## the reference run
// OQ1_Stopwatch
module OQ1_Stopwatch(AN, Seg, Dot, CLK, Start, RESET);  
	output [3:0] AN;
	output [6:0] Seg;
	output Dot;
	input CLK, Start, RESET;
	parameter R = 2'b00;
    parameter W = 2'b01;
    parameter C = 2'b10;	
	reg  [11:0] divider_ds;
	reg  [5:0]  divider_ms;
	reg  [6:0]  Seg_Temp;
	reg  [3:0]  D3,D2,D1,D0,D_Temp,AN_Temp;
	reg  [1:0]  state,n_state;
	reg         dp;
	wire        RTC_ds,RTC_ms;
	always @(posedge CLK or posedge RESET) begin
	  if(RESET) divider_ms <= 0;
	  else if(divider_ms==32) divider_ms <= 0;
      else divider_ms <= divider_ms + 1;
    end
    assign RTC_ms = ((divider_ms == 32)?1'b1:1'b0);
	always @(posedge CLK or posedge RESET) begin
      if(RESET) divider_ds <= 0;
      else if(divider_ds==3276) divider_ds <= 0;
      else if(state==C) divider_ds <= divider_ds + 1;
    end
    assign RTC_ds = ((divider_ds == 3276)?1'b1:1'b0);
	always@(posedge CLK or posedge RESET) begin
      if(RESET) begin
        state <= R;
        D3 <= 0;
        D2 <= 0;
        D1 <= 0;
        D0 <= 0;
      end else begin
        state <= n_state;
        if(RTC_ds) begin
          if(D0 == 9) begin
            D0 <= 0;
            if(D1 == 9) begin
              D1 <= 0;
              if(D2 == 9) begin
                D2 <= 0;
                if(D3 == 9) begin
                  D3 <= 0;                  
                end else begin
                  D3 <= D3 + 1;
                end                    
              end else begin
                D2 <= D2 + 1;
              end      
            end else begin
  ...
make LEC_CHECK=0 CAP_MARGIN=5 CORE_MARGIN=2 CORE_UTILIZATION=69 CTS_CLUSTER_DIAMETER=380 CTS_CLUSTER_SIZE=57 PLACE_DENSITY_LB_ADDON=0.14 SETUP_SLACK_MARGIN=1.54 SLEW_MARGIN=20 TNS_END_PERCENT=5 finish   # period 5.49 ns
run.sh (not shown) runs the stock make flow with config.mk's settings and CLKGATE_MAP_FILE=.
What the trial run does differently from the reference run at the input level:
Settings: CORE_UTILIZATION changed from 69 to 40; SETUP_SLACK_MARGIN removed (was 1.54); PLACE_DENSITY_LB_ADDON removed (was 0.14); TNS_END_PERCENT removed (was 5); CTS_CLUSTER_SIZE removed (was 57); CTS_CLUSTER_DIAMETER removed (was 380); CAP_MARGIN changed from 5 to 20; the clock period (ns, I/O delays scaled along) changed from 5.49 to 3.94.
## What came out
- The trial run against the reference run: non-clock buffer count picked up an extra 1, largest clock skew in the final design shows no meaningful change, worst setup margin has decreased.
- The trial run ended with more total power draw than the reference run.
- The trial run -> the reference run: cell total in the yosys stat output delta 0, exact match
- Compared with the reference run, the trial run degrades worst reg-to-reg setup slack.
- Against the reference run, the trial run reports a layout overhead on the synthesized area that is higher.
- Proportion of final cell area spent on non-clock buffers: the trial run vs the reference run up 0.24 points
- For the non-filler instance count after layout, the trial run came in 30 higher than the reference run did.

* * *

willow:
OQ1_Stopwatch again, from the RTL that the note above started with.
Settings: LEC_CHECK=0, ABC_AREA=1, CAP_MARGIN=20, CORE_ASPECT_RATIO=1.45, CORE_MARGIN=2, CORE_UTILIZATION=72, CTS_CLUSTER_DIAMETER=389, CTS_CLUSTER_SIZE=94, PLACE_DENSITY=0.78, SLEW_MARGIN=20; clock period 5.52 ns.
willow reached the end of the flow, and the finished layout is clean on the timing, design-rule and antenna checks.
Modified inputs, cedar compared to willow
Settings: PLACE_DENSITY: 0.78 -> unset; CORE_UTILIZATION: 72 -> 40; CTS_CLUSTER_DIAMETER: 389 -> unset; ABC_AREA: 1 -> unset; CORE_ASPECT_RATIO: 1.45 -> unset; CTS_CLUSTER_SIZE: 94 -> unset; the clock period (ns, I/O delays scaled along): 5.52 -> 10.0.
Findings:
cedar did not stop at any stage, and its layout met the timing, design-rule and antenna checks. Relative to willow, post-synth design cell area has decreased by about 5.6% in cedar. Of cedar and willow, willow shows the lower sequential share of layout area, with cedar above it. Compared to willow, cedar was floorplanned on a bigger die. Measured against willow, the final area of cedar comes out at 0.949 times the reference value. Row total power draw: cedar lower / willow higher. Area growth from synthesis to layout is higher on cedar. Between cedar and willow, final wirelength is lower for cedar, willow comes in above that. When cedar is measured against willow, its share of total power in the clock network turns out 0.5 points higher.
Edits applied to the flow inputs when going from cedar to zinc:
Settings: putting GPL_TIMING_DRIVEN at 1 where nothing was set; putting PLACE_DENSITY_LB_ADDON at 0.03 where nothing was set; swapping 40 for 15 in CORE_UTILIZATION; putting ABC_AREA at 0 where nothing was set; putting TNS_END_PERCENT at 5 where nothing was set; putting CORE_ASPECT_RATIO at 1.07 where nothing was set; putting MAX_ROUTING_LAYER at met5 where nothing was set; putting GPL_ROUTABILITY_DRIVEN at 1 where nothing was set; putting CTS_CLUSTER_DIAMETER at 284 where nothing was set; putting CELL_PAD_IN_SITES_GLOBAL_PLACEMENT at 2 where nothing was set; putting MIN_ROUTING_LAYER at met2 where nothing was set.
[summary]
- zinc: routed wire length about 60% above cedar
- zinc vs cedar — clock-buffer cell count dropped 3.
- cedar → zinc: met1 wire length decreased by about 100% relative to the old numbers, fmax decreased by about 1.9% relative to the old numbers, via count increased by 41% relative to the old numbers, fraction of the core area covered by cells at the end of the flow decreased by 27 points relative to the old numbers, die area increased by 11000 um^2 relative to the old numbers.
- The last element of the critical path comes out Seg[3] in one run and Seg[4] in the other, namely in cedar and zinc respectively.
- Compared with cedar, zinc shows number of nets in the layout higher by about 0.35%.
- Cell area | zinc vs cedar | zinc larger
### zinc -> juniper
Settings: MIN_ROUTING_LAYER removed (was met2); CORE_UTILIZATION changed from 15 to 40; ABC_AREA changed from 0 to 1; CORE_ASPECT_RATIO removed (was 1.07); PLACE_DENSITY_LB_ADDON changed from 0.03 to 0.16; GPL_TIMING_DRIVEN changed from 1 to 0; MAX_ROUTING_LAYER changed from met5 to met4; CTS_CLUSTER_DIAMETER changed from 284 to 169; GPL_ROUTABILITY_DRIVEN changed from 1 to 0.
Results
- Each of the runs, namely zinc and juniper, reached the end of the flow and came out clean.
- Compared with zinc, juniper shows a wire length after detailed routing that is about 20% lower.
- The higher final area of zinc and juniper is in zinc.
- Via count down 391 in juniper wrt zinc
- Clock skew ends up higher on juniper.

* * *

run A:
Starting RTL as in the previous note.
export LEC_CHECK = 0
export ABC_AREA = 1
export CAP_MARGIN = 20
export CORE_MARGIN = 2
export CORE_UTILIZATION = 72
export CTS_CLUSTER_DIAMETER = 109
export PLACE_DENSITY_LB_ADDON = 0.0
export SETUP_SLACK_MARGIN = 0.51
export SLEW_MARGIN = 20
export TNS_END_PERCENT = 5
create_clock -name core_clock -period 2.21 [get_ports {CLK}]
Run A | status: complete | timing, DRC, antenna: pass
The following lists how run B was set up differently from run A:
Settings: CTS_CLUSTER_DIAMETER changed from 109 to 389; SETUP_SLACK_MARGIN removed (was 0.51); PLACE_DENSITY newly set to 0.43; TNS_END_PERCENT removed (was 5); CTS_CLUSTER_SIZE newly set to 94; PLACE_DENSITY_LB_ADDON removed (was 0.0); the clock period (ns, I/O delays scaled along) changed from 2.21 to 5.52.
==> comparison <==
Looking at number of buffers inserted by post-CTS setup repair, run B sits 3 lower than run A does.
From run A to run B, instance tally after logic synthesis did not move at all.
From run A to run B, area after detailed placement did not move at all.
The inputs of run C differ from those of run B as listed below.
Settings: CTS_CLUSTER_SIZE removed (was 94); PLACE_DENSITY_LB_ADDON newly set to 0.0; CTS_CLUSTER_DIAMETER changed from 389 to 95; PLACE_DENSITY removed (was 0.43); SETUP_SLACK_MARGIN newly set to 0.39; the clock period (ns, I/O delays scaled along) changed from 5.52 to 2.2.
Notes after the runs:
- Run C — critical path data required time 2660 ps lower, run B as reference
- The pin slew with the least headroom to its limit in run C sits 9.4 ps above the value recorded for run B.
- Against run B as the reference, run C delivers a lower met2 track utilization from global routing.
- Fill cell instance count of the final layout is lower on run C
The inputs of run D differ from those of run C as listed below.
Settings: swapping 95 for 109 in CTS_CLUSTER_DIAMETER; swapping 0.39 for 0.51 in SETUP_SLACK_MARGIN; swapping 2.2 for 2.21 in the clock period (ns, I/O delays scaled along).
[summary]
Looking at the reports, run D completed the entire flow and the layout it produced met the timing, design-rule and antenna checks. Higher sequential share of layout area was reported by run C, not run D. Headroom to the max-slew limit of run C is on par with run D. Worst-path maximum fanout ends up lower on run D. On cell area, run D does worse than run C. Leakage power ended up 0.016 nW higher on run D than on run C. Changes observed in run D relative to run C: total power saw little to no change, worst setup slack saw an increase, first-pass GRT wire length saw an increase. Fraction of power consumed by the clock network, run D and run C, lower one = run C. Comparing run C against run D, there is no change at all in initial core utilization.

* * *

== v33 ==
OQ1_Stopwatch again, from the RTL that the note above started with.
==> flow/design.v (excerpt) <==
module OQ1_Stopwatch(AN, Seg, Dot, CLK, Start, RESET);  
	output [3:0] AN;
	output [6:0] Seg;
	output Dot;
	input CLK, Start, RESET;
	parameter R = 2'b00;
    parameter W = 2'b01;
    parameter C = 2'b10;	
	reg  [11:0] divider_ds;
	reg  [5:0]  divider_ms;
	reg  [6:0]  Seg_Temp;
	reg  [3:0]  D3,D2,D1,D0,D_Temp,AN_Temp;
	reg  [1:0]  state,n_state;
	reg         dp;
	wire        RTC_ds,RTC_ms;
	always @(posedge CLK or posedge RESET) begin
	  if(RESET) divider_ms <= 0;
	  else if(divider_ms==32) divider_ms <= 0;
      else divider_ms <= divider_ms + 1;
    end
    assign RTC_ms = ((divider_ms == 32)?1'b1:1'b0);
	always @(posedge CLK or posedge RESET) begin
      if(RESET) divider_ds <= 0;
      else if(divider_ds==3276) divider_ds <= 0;
      else if(state==C) divider_ds <= divider_ds + 1;
    end
    assign RTC_ds = ((divider_ds == 3276)?1'b1:1'b0);
	always@(posedge CLK or posedge RESET) begin
      if(RESET) begin
        state <= R;
        D3 <= 0;
        D2 <= 0;
        D1 <= 0;
        D0 <= 0;
      end else begin
        state <= n_state;
        if(RTC_ds) begin
          if(D0 == 9) begin
            D0 <= 0;
            if(D1 == 9) begin
              D1 <= 0;
              if(D2 == 9) begin
                D2 <= 0;
                if(D3 == 9) begin
                  D3 <= 0;                  
                end else begin
                  D3 <= D3 + 1;
                end                    
              end else begin
                D2 <= D2 + 1;
              end      
            end else begin
              D1 <= D1 + 1;
            end
          end else begin
            D0 <= D0 + 1;
          end
        end      
      end
    end
    always@(*) begin
      case (state)
        R : if(RESET) n_state = R;
  ...
export LEC_CHECK = 0
export ABC_AREA = 1
export CAP_MARGIN = 0
export CELL_PAD_IN_SITES_GLOBAL_PLACEMENT = 2
export CORE_ASPECT_RATIO = 1.71
export CORE_MARGIN = 2
export CORE_UTILIZATION = 55
export CTS_CLUSTER_SIZE = 26
export GPL_TIMING_DRIVEN = 0
export HOLD_SLACK_MARGIN = 0.15
export MAX_ROUTING_LAYER = met4
export MIN_ROUTING_LAYER = met2
export SETUP_SLACK_MARGIN = 0.46
export SLEW_MARGIN = 25
export TNS_END_PERCENT = 20
create_clock -name core_clock -period 3.04 [get_ports {CLK}]
v33: aborted in global placement without I/O (tool error)
[inputs] v58 vs v33
Settings: CELL_PAD_IN_SITES_DETAIL_PLACEMENT newly set to 1; CTS_CLUSTER_DIAMETER newly set to 328; ABC_AREA changed from 1 to 0.
--- outcome ---
- Seen in the log of v58: GPL-0301 during global placement, after which the run never completed.
- Die area ended up about 5% lower on v58 than on v33.
- Higher count of standard-cell rows among v33 and v58: v33
- Cell area after technology mapping (lower): v58
- Number of synthesized register bits: v33 vs v58 identical
- Post-synthesis share of cell area spent on xor and xnor gates: v58 > v33
- | synthesized-area fraction occupied by ao, oa, aoi and oai cells | v58 vs v33 | 6.2 points higher |
- NOTE: summed standard-cell area reported by yosys in v58 falls short of that of v33
- Synthesized cell count in v58 is 104 below v33.
- Higher floorplan core area goes to v33 over v58.
Inputs modified between v58 and v7:
Settings: clearing CTS_CLUSTER_DIAMETER, which used to be 328; clearing GPL_TIMING_DRIVEN, which used to be 0; clearing MIN_ROUTING_LAYER, which used to be met2; swapping 20 for 5 in TNS_END_PERCENT; putting PLACE_DENSITY_LB_ADDON at 0.16 where nothing was set; clearing HOLD_SLACK_MARGIN, which used to be 0.15; clearing ABC_AREA, which used to be 0; clearing CELL_PAD_IN_SITES_GLOBAL_PLACEMENT, which used to be 2; clearing SETUP_SLACK_MARGIN, which used to be 0.46; swapping 25 for 20 in SLEW_MARGIN; clearing CORE_ASPECT_RATIO, which used to be 1.71; swapping 0 for 20 in CAP_MARGIN; clearing CTS_CLUSTER_SIZE, which used to be 26; swapping 55 for 40 in CORE_UTILIZATION; clearing CELL_PAD_IN_SITES_DETAIL_PLACEMENT, which used to be 1; swapping 3.04 for 10.0 in the clock period (ns, I/O delays scaled along).
==> results <==
v7 reached the end of the flow, and the finished layout is clean on the timing, design-rule and antenna checks. For die extent in x, dividing the value from v7 by the value from v58 gives 1.5. Taking v58 as the reference, in v7 netlist area before placement closely matched the old numbers, chip footprint increased by about 35% relative to the old numbers, fraction of the yosys area taken by sequential cells closely matched the old numbers.

* * *

The RTL this note starts from:
==> flow/design.v <==
module OQ1_Stopwatch(AN, Seg, Dot, CLK, Start, RESET);  
	output [3:0] AN;
	output [6:0] Seg;
	output Dot;
	input CLK, Start, RESET;
	parameter R = 2'b00;
    parameter W = 2'b01;
    parameter C = 2'b10;	
	reg  [11:0] divider_ds;
	reg  [5:0]  divider_ms;
	reg  [6:0]  Seg_Temp;
	reg  [3:0]  D3,D2,D1,D0,D_Temp,AN_Temp;
	reg  [1:0]  state,n_state;
	reg         dp;
	wire        RTC_ds,RTC_ms;
	always @(posedge CLK or posedge RESET) begin
	  if(RESET) divider_ms <= 0;
	  else if(divider_ms==32) divider_ms <= 0;
      else divider_ms <= divider_ms + 1;
    end
    assign RTC_ms = ((divider_ms == 32)?1'b1:1'b0);
	always @(posedge CLK or posedge RESET) begin
      if(RESET) divider_ds <= 0;
      else if(divider_ds==3276) divider_ds <= 0;
      else if(state==C) divider_ds <= divider_ds + 1;
    end
    assign RTC_ds = ((divider_ds == 3276)?1'b1:1'b0);
	always@(posedge CLK or posedge RESET) begin
      if(RESET) begin
        state <= R;
        D3 <= 0;
        D2 <= 0;
        D1 <= 0;
        D0 <= 0;
      end else begin
        state <= n_state;
        if(RTC_ds) begin
          if(D0 == 9) begin
            D0 <= 0;
            if(D1 == 9) begin
              D1 <= 0;
              if(D2 == 9) begin
                D2 <= 0;
                if(D3 == 9) begin
                  D3 <= 0;                  
                end else begin
                  D3 <= D3 + 1;
                end                    
              end else begin
                D2 <= D2 + 1;
              end      
            end else begin
              D1 <= D1 + 1;
            end
          end else begin
            D0 <= D0 + 1;
          end
        end      
      end
    end
    always@(*) begin
      case (state)
        R : if(RESET) n_state = R;
            else if(Start && !RESET) n_state = C;
            else n_state = W;
        W : if(RESET) n_state = R;
            else if(Start && !RESET) n_state = C;
            else n_state = W;
        C : if(RESET) n_state = R;
            else n_state = C;        
        default : n_state = R;
      endcase
    end
    always@(posedge CLK or posedge RESET) begin
      if(RESET) begin
        D_Temp  <= 4'b0000;
        AN_Temp <= 4'b1110;
        dp      <= 1'b0;
      end else if(RTC_ms) begin
      case(AN_Temp)
        4'b0111 : begin
                    D_Temp <= D0;
                    AN_Temp <= 4'b1110;
                    dp <= 1;
                  end
        4'b1110 : begin
                    D_Temp <= D1;
                    AN_Temp <= 4'b1101;
                    dp <= 0;
                  end
        4'b1101 : begin
                    D_Temp <= D2;
                    AN_Temp <= 4'b1011;
                    dp <= 1;
                  end
        4'b1011 : begin
                    D_Temp <= D3;
                    AN_Temp <= 4'b0111;
                    dp <= 1;
                  end
      endcase
      end
    end    
    always @(*) begin
        case(D_Temp)
          0 : Seg_Temp=7'b1000000; 
          1 : Seg_Temp=7'b1111001; 
          2 : Seg_Temp=7'b0100100; 
          3 : Seg_Temp=7'b0110000; 
          4 : Seg_Temp=7'b0011001; 
          5 : Seg_Temp=7'b0010010; 
          6 : Seg_Temp=7'b0000010; 
          7 : Seg_Temp=7'b1111000; 
          8 : Seg_Temp=7'b0000000; 
          9 : Seg_Temp=7'b0011000; 
          default : Seg_Temp=7'b0111111; 
      endcase
    end
    assign Seg = Seg_Temp;
    assign AN = AN_Temp;
    assign Dot = dp;
endmodule
make LEC_CHECK=0 ABC_AREA=1 CAP_MARGIN=0 CORE_ASPECT_RATIO=1.71 CORE_MARGIN=2 CORE_UTILIZATION=55 CTS_CLUSTER_SIZE=26 GPL_TIMING_DRIVEN=1 HOLD_SLACK_MARGIN=0.15 MAX_ROUTING_LAYER=met4 MIN_ROUTING_LAYER=met1 SETUP_SLACK_MARGIN=0.46 SLEW_MARGIN=25 TNS_END_PERCENT=20 finish   # period 3.04 ns
Edit:
Settings changed: ABC_AREA 1 to default, CAP_MARGIN 0 to 20, CORE_ASPECT_RATIO 1.71 to 1.97, CORE_UTILIZATION 55 to 63, CTS_CLUSTER_SIZE 26 to default, GPL_TIMING_DRIVEN 1 to default, HOLD_SLACK_MARGIN 0.15 to default, MAX_ROUTING_LAYER met4 to default, MIN_ROUTING_LAYER met1 to default, SETUP_SLACK_MARGIN 0.46 to default, SLEW_MARGIN 25 to 20, TNS_END_PERCENT 20 to default.
Clock period 3.04 ns to 10.0 ns, I/O delays scaled along.
Outcome:
- The new run completed with no timing, DRC or antenna violations
- combinational power drops by 77%
- clock-buffer cell count decreases by 1
- cell count decreases by 26%
- routed wire length went down by 5.0%
- via count is lower by 13%
- synthesized cell count goes down by 28%
- utilization rose by 8.5 points
Edit:
Settings changed: CORE_ASPECT_RATIO 1.97 to default, CORE_UTILIZATION 63 to 40, CTS_CLUSTER_DIAMETER from default to 396, CTS_CLUSTER_SIZE from default to 100, SETUP_SLACK_MARGIN from default to 2.37.
Outcome: The changed run passed the timing, design-rule and antenna checks; count of clock-buffer cells in the layout came out higher by 1; final cell count rose by a little under a tenth; final area is higher slightly; register-to-register slack gains 20 ps; power increases slightly; wire length went down by roughly a tenth; synthesized area does not change.
Edit:
Settings changed: CAP_MARGIN 20 to 5, CELL_PAD_IN_SITES_DETAIL_PLACEMENT from default to 1, CTS_CLUSTER_DIAMETER 396 to default, CTS_CLUSTER_SIZE 100 to default, HOLD_SLACK_MARGIN from default to 0.17, SETUP_SLACK_MARGIN 2.37 to default.
The changed run produced a clean layout.
Maximum frequency went down slightly.
Clock power goes up by a quarter to a third.
Wire length climbs by about a fifth.
Total power grows by roughly a tenth.
Utilization is higher by 0.57 points.
Sequential power barely changes.
Cell area rises slightly.
Die size stays the same.
Clock-buffer cell count is lower by 1.
Hold slack improved by 13 ps.
Cell count does not change.
Edit:
Settings changed: CAP_MARGIN 5 to 20, CELL_PAD_IN_SITES_DETAIL_PLACEMENT 1 to default, CTS_CLUSTER_DIAMETER from default to 399, CTS_CLUSTER_SIZE from default to 99, HOLD_SLACK_MARGIN 0.17 to default, TNS_END_PERCENT from default to 40.
Global-route usage goes down by 2.2 points.
Count of clock-buffer cells in the layout goes up by 1.
Clock power goes down by 24%.
Maximum frequency goes up by 0.90%.
Wire length goes down by 14%.
Sequential share of layout area goes up by 0.48 points.
Edit:
Settings changed: ABC_AREA from default to 1, CAP_MARGIN 20 to 5, CELL_PAD_IN_SITES_DETAIL_PLACEMENT from default to 1, CORE_ASPECT_RATIO from default to 0.8, CORE_MARGIN 2 to 4, CTS_CLUSTER_DIAMETER 399 to default, CTS_CLUSTER_SIZE 99 to 97, GPL_TIMING_DRIVEN from default to 0, HOLD_SLACK_MARGIN from default to -0.01, MAX_ROUTING_LAYER from default to met4, TNS_END_PERCENT 40 to 60.
Routed wire length rises by 53%.
Clock skew falls by 3.3 ps.
Final area goes up by 10%.
Non-clock buffer count is higher by 3.
No activity file was given, so power comes from the tool's default toggle rates.
